== run A ==
// mult16_top
module mult16_top (
  input         clk,
  input  [15:0] a,
  input  [15:0] b,
  output [31:0] p
);
==> flow/config.mk <==
export PLATFORM = sky130hd
export DESIGN_NAME = mult16_top
export DESIGN_NICKNAME = mult16_top
export VERILOG_FILES = /design/flow/design.v
export SDC_FILE = /design/flow/constraint.sdc
export NUM_CORES = 4
export LEC_CHECK = 0
export ABC_AREA = 0
export CAP_MARGIN = 40
export CELL_PAD_IN_SITES_DETAIL_PLACEMENT = 0
export CELL_PAD_IN_SITES_GLOBAL_PLACEMENT = 2
export CORE_ASPECT_RATIO = 1.72
export CORE_MARGIN = 3
export CORE_UTILIZATION = 59
export GPL_ROUTABILITY_DRIVEN = 1
export GPL_TIMING_DRIVEN = 0
export HOLD_SLACK_MARGIN = 0.13
export MAX_ROUTING_LAYER = met5
export MIN_ROUTING_LAYER = met2
export PLACE_DENSITY = 0.8
export SLEW_MARGIN = 20
==> flow/constraint.sdc <==
create_clock -name core_clock -period 7.91 [get_ports {clk}]
set_input_delay 1.5820 -clock core_clock [delete_from_list [all_inputs] [get_ports {clk}]]
set_output_delay 1.5820 -clock core_clock [all_outputs]
set_load 0.01 [all_outputs]
run.sh (not shown) runs the stock make flow with config.mk's settings and CLKGATE_MAP_FILE=.
For run A, the flow was terminated by a tool error in 3_3_place_gp and produced no final design.
The inputs of run B differ from those of run A as listed below.
Settings: a deleted CELL_PAD_IN_SITES_DETAIL_PLACEMENT that had been 0; a deleted MIN_ROUTING_LAYER that had been met2; a deleted PLACE_DENSITY that had been 0.8; a change of CORE_MARGIN from 3 to 2; a deleted CELL_PAD_IN_SITES_GLOBAL_PLACEMENT that had been 2; a deleted MAX_ROUTING_LAYER that had been met5; a deleted ABC_AREA that had been 0; a deleted CORE_ASPECT_RATIO that had been 1.72; a change of CORE_UTILIZATION from 59 to 70; a deleted GPL_TIMING_DRIVEN that had been 0; a change of CAP_MARGIN from 40 to 20; a deleted HOLD_SLACK_MARGIN that had been 0.13; a deleted GPL_ROUTABILITY_DRIVEN that had been 1; a change of the clock period (ns, I/O delays scaled along) from 7.91 to 3.75.
### Flow results
- In run B the implementation completed, yet the final layout does not meet the checks, the culprit being negative setup slack.
- Run B — area of the core region 15% lower, run A as reference
- Run B vs run A: number of standard-cell rows in the floorplan down
- Run B vs run A — die area dropped by more than 10%
--- input diff run B..run C ---
Settings: ABC_AREA newly set to 1; CTS_CLUSTER_DIAMETER newly set to 275; CTS_CLUSTER_SIZE newly set to 39; the clock period (ns, I/O delays scaled along) changed from 3.75 to 7.17.
### Flow results
- To summarise run C: no stage aborted, but the layout did not pass its checks, failing on negative setup slack.
- Looking at setup slack across run C and run B, the one that comes out lower is run B.
- [compare] base=run B new=run C: final critical path time including I/O delays and setup now sits lower; detailed placement HPWL now sits lower; final-layout clock-cell area share now sits higher.
- Max cell area across run C and run B: run B
- Against run B, run C comes in 0.66 points lower on fraction of the yosys area taken by sequential cells.
- Looking at total wirelength of the detailed-routed design, run C sits below run B.
- Run C: share of the clock period used by the worst path lower than run B
- Sort run C and run B by area added between synthesis and finish desc -> top: run B
#### Input delta (run D over run C)
Settings: CTS_CLUSTER_DIAMETER no longer set, was 275; ABC_AREA no longer set, was 1; CORE_UTILIZATION now 40, was 70; CTS_CLUSTER_SIZE no longer set, was 39; the clock period (ns, I/O delays scaled along) now 15.0, was 7.17.
Notes after the runs:
No stage failed in run D, and the final checks on the layout all came back clean.
Going from run C to run D, met2 global-route usage -21 points, end-of-flow core utilization -35 points.
Of run D and run C, the lower placement-stage cell area belongs to run D.
Compared with run C, in run D part of the cycle the worst path needs saw a decrease, final critical-path setup slack saw an increase, detailed route wirelength on metal2 saw a decrease.

---

Setup of job 1562:
mult16_top again, from the RTL that the note above started with.
Settings: LEC_CHECK=0, CAP_MARGIN=20, CORE_MARGIN=2, CORE_UTILIZATION=40, SETUP_SLACK_MARGIN=4.25, SLEW_MARGIN=20; clock period 14.2 ns.
Job 1562 | stages: all done | timing, DRC, antenna: all pass
The inputs of job 2431 differ from those of job 1562 as listed below.
# job 1562
export LEC_CHECK = 0
export CAP_MARGIN = 20
export CORE_MARGIN = 2
export CORE_UTILIZATION = 40
export SETUP_SLACK_MARGIN = 4.25
export SLEW_MARGIN = 20
create_clock -name core_clock -period 14.2 [get_ports {clk}]
# job 2431
export LEC_CHECK = 0
export CAP_MARGIN = 20
export CORE_MARGIN = 2
export CORE_UTILIZATION = 55
export SLEW_MARGIN = 20
create_clock -name core_clock -period 14.2 [get_ports {clk}]
--- outcome ---
Job 2431 was carried through to the last stage, and its layout satisfied the timing, design-rule and antenna checks. a_r[14] as the startpoint of the most critical setup path was reported by job 1562, and b_r[0] by job 2431. Per the comparison of job 2431 with job 1562, met3 routed wirelength moved up; routed wire length -5.2%. Overall global routing resource usage: job 2431 higher than job 1562.
Edits applied to the flow inputs when going from job 2431 to job 4377:
# job 2431
export LEC_CHECK = 0
export CAP_MARGIN = 20
export CORE_MARGIN = 2
export CORE_UTILIZATION = 55
export SLEW_MARGIN = 20
create_clock -name core_clock -period 14.2 [get_ports {clk}]
# job 4377
export LEC_CHECK = 0
export CAP_MARGIN = 20
export CORE_MARGIN = 2
export CORE_UTILIZATION = 40
export SLEW_MARGIN = 20
create_clock -name core_clock -period 14.2 [get_ports {clk}]
==> results <==
Timing-limited maximum frequency was lower in job 4377 than in job 2431. Job 4377 vs. job 2431: number of placed instances, taps included now larger, clock tree cell share of total cell area now larger, final worst-path cycle share moved up, met2 wire length shows an increase of about 0.5%, count of multi-input gates barely changed. Sort job 2431 and job 4377 by chip width asc -> top: job 2431.

---

## run 1
Starting RTL as in the previous note.
clock: 11.4 ns
lec_check: 0
abc_area: 0
cap_margin: 20
cell_pad_in_sites_global_placement: 1
core_aspect_ratio: 0.85
core_margin: 2
core_utilization: 56
cts_cluster_diameter: 103
cts_cluster_size: 78
gpl_routability_driven: 0
gpl_timing_driven: 1
hold_slack_margin: -0.07
max_routing_layer: met4
min_routing_layer: met2
place_density: 0.54
setup_slack_margin: 1.57
slew_margin: 20
tns_end_percent: 35
Run 1 ran in full, but the layout does not pass; the checks complain about negative setup slack.
Input-level comparison between run 2 and run 1:
Settings: removing CTS_CLUSTER_SIZE (formerly 78); changing CORE_UTILIZATION from 56 to 40; removing ABC_AREA (formerly 0); removing HOLD_SLACK_MARGIN (formerly -0.07); removing SETUP_SLACK_MARGIN (formerly 1.57); removing MIN_ROUTING_LAYER (formerly met2); removing CELL_PAD_IN_SITES_GLOBAL_PLACEMENT (formerly 1); removing GPL_ROUTABILITY_DRIVEN (formerly 0); removing MAX_ROUTING_LAYER (formerly met4); removing CTS_CLUSTER_DIAMETER (formerly 103); removing PLACE_DENSITY (formerly 0.54); removing TNS_END_PERCENT (formerly 35); changing GPL_TIMING_DRIVEN from 1 to 0; changing the clock period (ns, I/O delays scaled along) from 11.4 to 15.0.
Notes after the runs:
Going from run 1 to run 2, sequential share of layout area fell 0.24 points; via total after detailed routing fell 1206; simple-gate share of the synthesized area about even. Changes observed in run 2 relative to run 1: synthesis-to-finish area growth went up 1.5 points, count of nets after finishing rose about 1.2%, fmax fell by 11%. Every stage of the flow completed for run 2, and the final layout passed the timing, design-rule and antenna checks. The higher per-cell routed wire length of run 2 and run 1 is in run 2. Compared run 2 vs run 1, and proportion of cell area spent on the clock network is down in run 2.
--- input diff run 2..run 3 ---
Settings: SETUP_SLACK_MARGIN: unset -> -1.43; TNS_END_PERCENT: unset -> 5; CORE_ASPECT_RATIO: 0.85 -> 0.5; CORE_MARGIN: 2 -> 9; GPL_TIMING_DRIVEN: 0 -> unset.
==> comparison <==
Per the comparison of run 3 with run 2, number of well-tap cells placed went up; number of inserted diodes saw little to no change. Run 3 against run 2: critical path's largest stage delay rose by 0.16 ns; required time at the worst-slack endpoint essentially unchanged; summed area of non-filler cells in the final layout moved down; critical path depth saw a decrease. STATUS worst hold margin: run 3 wins against run 2.

---

Starting RTL as in the previous note.
Settings: LEC_CHECK=0, CAP_MARGIN=25, CELL_PAD_IN_SITES_DETAIL_PLACEMENT=2, CORE_MARGIN=2, CORE_UTILIZATION=55, CTS_CLUSTER_SIZE=68, MAX_ROUTING_LAYER=met4, PLACE_DENSITY_LB_ADDON=0.1, SLEW_MARGIN=20; clock period 20.3 ns.
The first run aborted during clock tree synthesis.
Then changed:
==> flow/config.mk (replaced) <==
export PLATFORM = sky130hd
export DESIGN_NAME = mult16_top
export DESIGN_NICKNAME = mult16_top
export VERILOG_FILES = /design/flow/design.v
export SDC_FILE = /design/flow/constraint.sdc
export NUM_CORES = 4
export LEC_CHECK = 0
export ABC_AREA = 1
export CAP_MARGIN = 20
export CORE_MARGIN = 2
export CORE_UTILIZATION = 68
export SLEW_MARGIN = 20
==> flow/constraint.sdc (replaced) <==
create_clock -name core_clock -period 21.7 [get_ports {clk}]
set_input_delay 4.3400 -clock core_clock [delete_from_list [all_inputs] [get_ports {clk}]]
set_output_delay 4.3400 -clock core_clock [all_outputs]
set_load 0.01 [all_outputs]
Effect: With this change the flow produced a clean layout. Area after synthesis grows by 4.1%. Die area shrinks by 15%. Synthesized cell count rises by 8.8%.
Then changed:
--- a/flow/config.mk
+++ b/flow/config.mk
@@ -10,3 +10,4 @@
 export CORE_MARGIN = 2
-export CORE_UTILIZATION = 68
+export CORE_UTILIZATION = 72
+export PLACE_DENSITY_LB_ADDON = 0.14
 export SLEW_MARGIN = 20
==> flow/constraint.sdc (replaced) <==
create_clock -name core_clock -period 9.75 [get_ports {clk}]
set_input_delay 1.9500 -clock core_clock [delete_from_list [all_inputs] [get_ports {clk}]]
set_output_delay 1.9500 -clock core_clock [all_outputs]
set_load 0.01 [all_outputs]
This time the run produced a layout that fails on setup timing.
Area after synthesis is unchanged.
Die size went down by 5.4%.
Flip-flop count stays the same.
Then changed:
--- a/flow/config.mk
+++ b/flow/config.mk
@@ -7,7 +7,5 @@
 export LEC_CHECK = 0
-export ABC_AREA = 1
 export CAP_MARGIN = 20
 export CORE_MARGIN = 2
-export CORE_UTILIZATION = 72
-export PLACE_DENSITY_LB_ADDON = 0.14
+export CORE_UTILIZATION = 63
 export SLEW_MARGIN = 20
==> flow/constraint.sdc (replaced) <==
create_clock -name core_clock -period 5.59 [get_ports {clk}]
set_input_delay 1.1180 -clock core_clock [delete_from_list [all_inputs] [get_ports {clk}]]
set_output_delay 1.1180 -clock core_clock [all_outputs]
set_load 0.01 [all_outputs]
=> The changed run finished with setup timing left; routed wire length came out lower by roughly a tenth; synthesized cell count came out lower by a little under a tenth; clock skew stays flat; hold slack gets worse by 0.025 ns; final cell count came out lower by a few percent; via count came out lower by a few percent; die size came out higher by roughly a tenth; final area came out higher slightly; synthesized area came out lower by a few percent; worst setup slack gets worse by 4.2 ns.
Then changed:
--- a/flow/config.mk
+++ b/flow/config.mk
@@ -9,3 +9,4 @@
 export CORE_MARGIN = 2
-export CORE_UTILIZATION = 63
+export CORE_UTILIZATION = 72
+export PLACE_DENSITY = 0.67
 export SLEW_MARGIN = 20
==> flow/constraint.sdc (replaced) <==
create_clock -name core_clock -period 12.1 [get_ports {clk}]
set_input_delay 2.4200 -clock core_clock [delete_from_list [all_inputs] [get_ports {clk}]]
set_output_delay 2.4200 -clock core_clock [all_outputs]
set_load 0.01 [all_outputs]
Effect: The new run finished with setup timing left. Setup slack improves by 6.6 ns. Synthesized area stays the same. Clock skew hardly moves. Wire length falls by 0.78%. Cell area came out lower by 5.0%. Core utilization came out higher by 7.3 points. Flip-flop count stays the same.
Then changed:
--- a/flow/config.mk
+++ b/flow/config.mk
@@ -7,6 +7,13 @@
 export LEC_CHECK = 0
-export CAP_MARGIN = 20
+export ABC_AREA = 0
+export CAP_MARGIN = 40
+export CELL_PAD_IN_SITES_DETAIL_PLACEMENT = 0
+export CORE_ASPECT_RATIO = 0.71
 export CORE_MARGIN = 2
 export CORE_UTILIZATION = 72
-export PLACE_DENSITY = 0.67
+export CTS_CLUSTER_DIAMETER = 108
+export MAX_ROUTING_LAYER = met5
+export PLACE_DENSITY = 0.93
+export SETUP_SLACK_MARGIN = 0.96
 export SLEW_MARGIN = 20
+export TNS_END_PERCENT = 20
Result: The changed run ran to the end with violations: setup timing; final area rose by 1.8%; worst setup slack loses 0.043 ns; clock skew is about the same; die area hardly moves; via count rose by 5.5%.
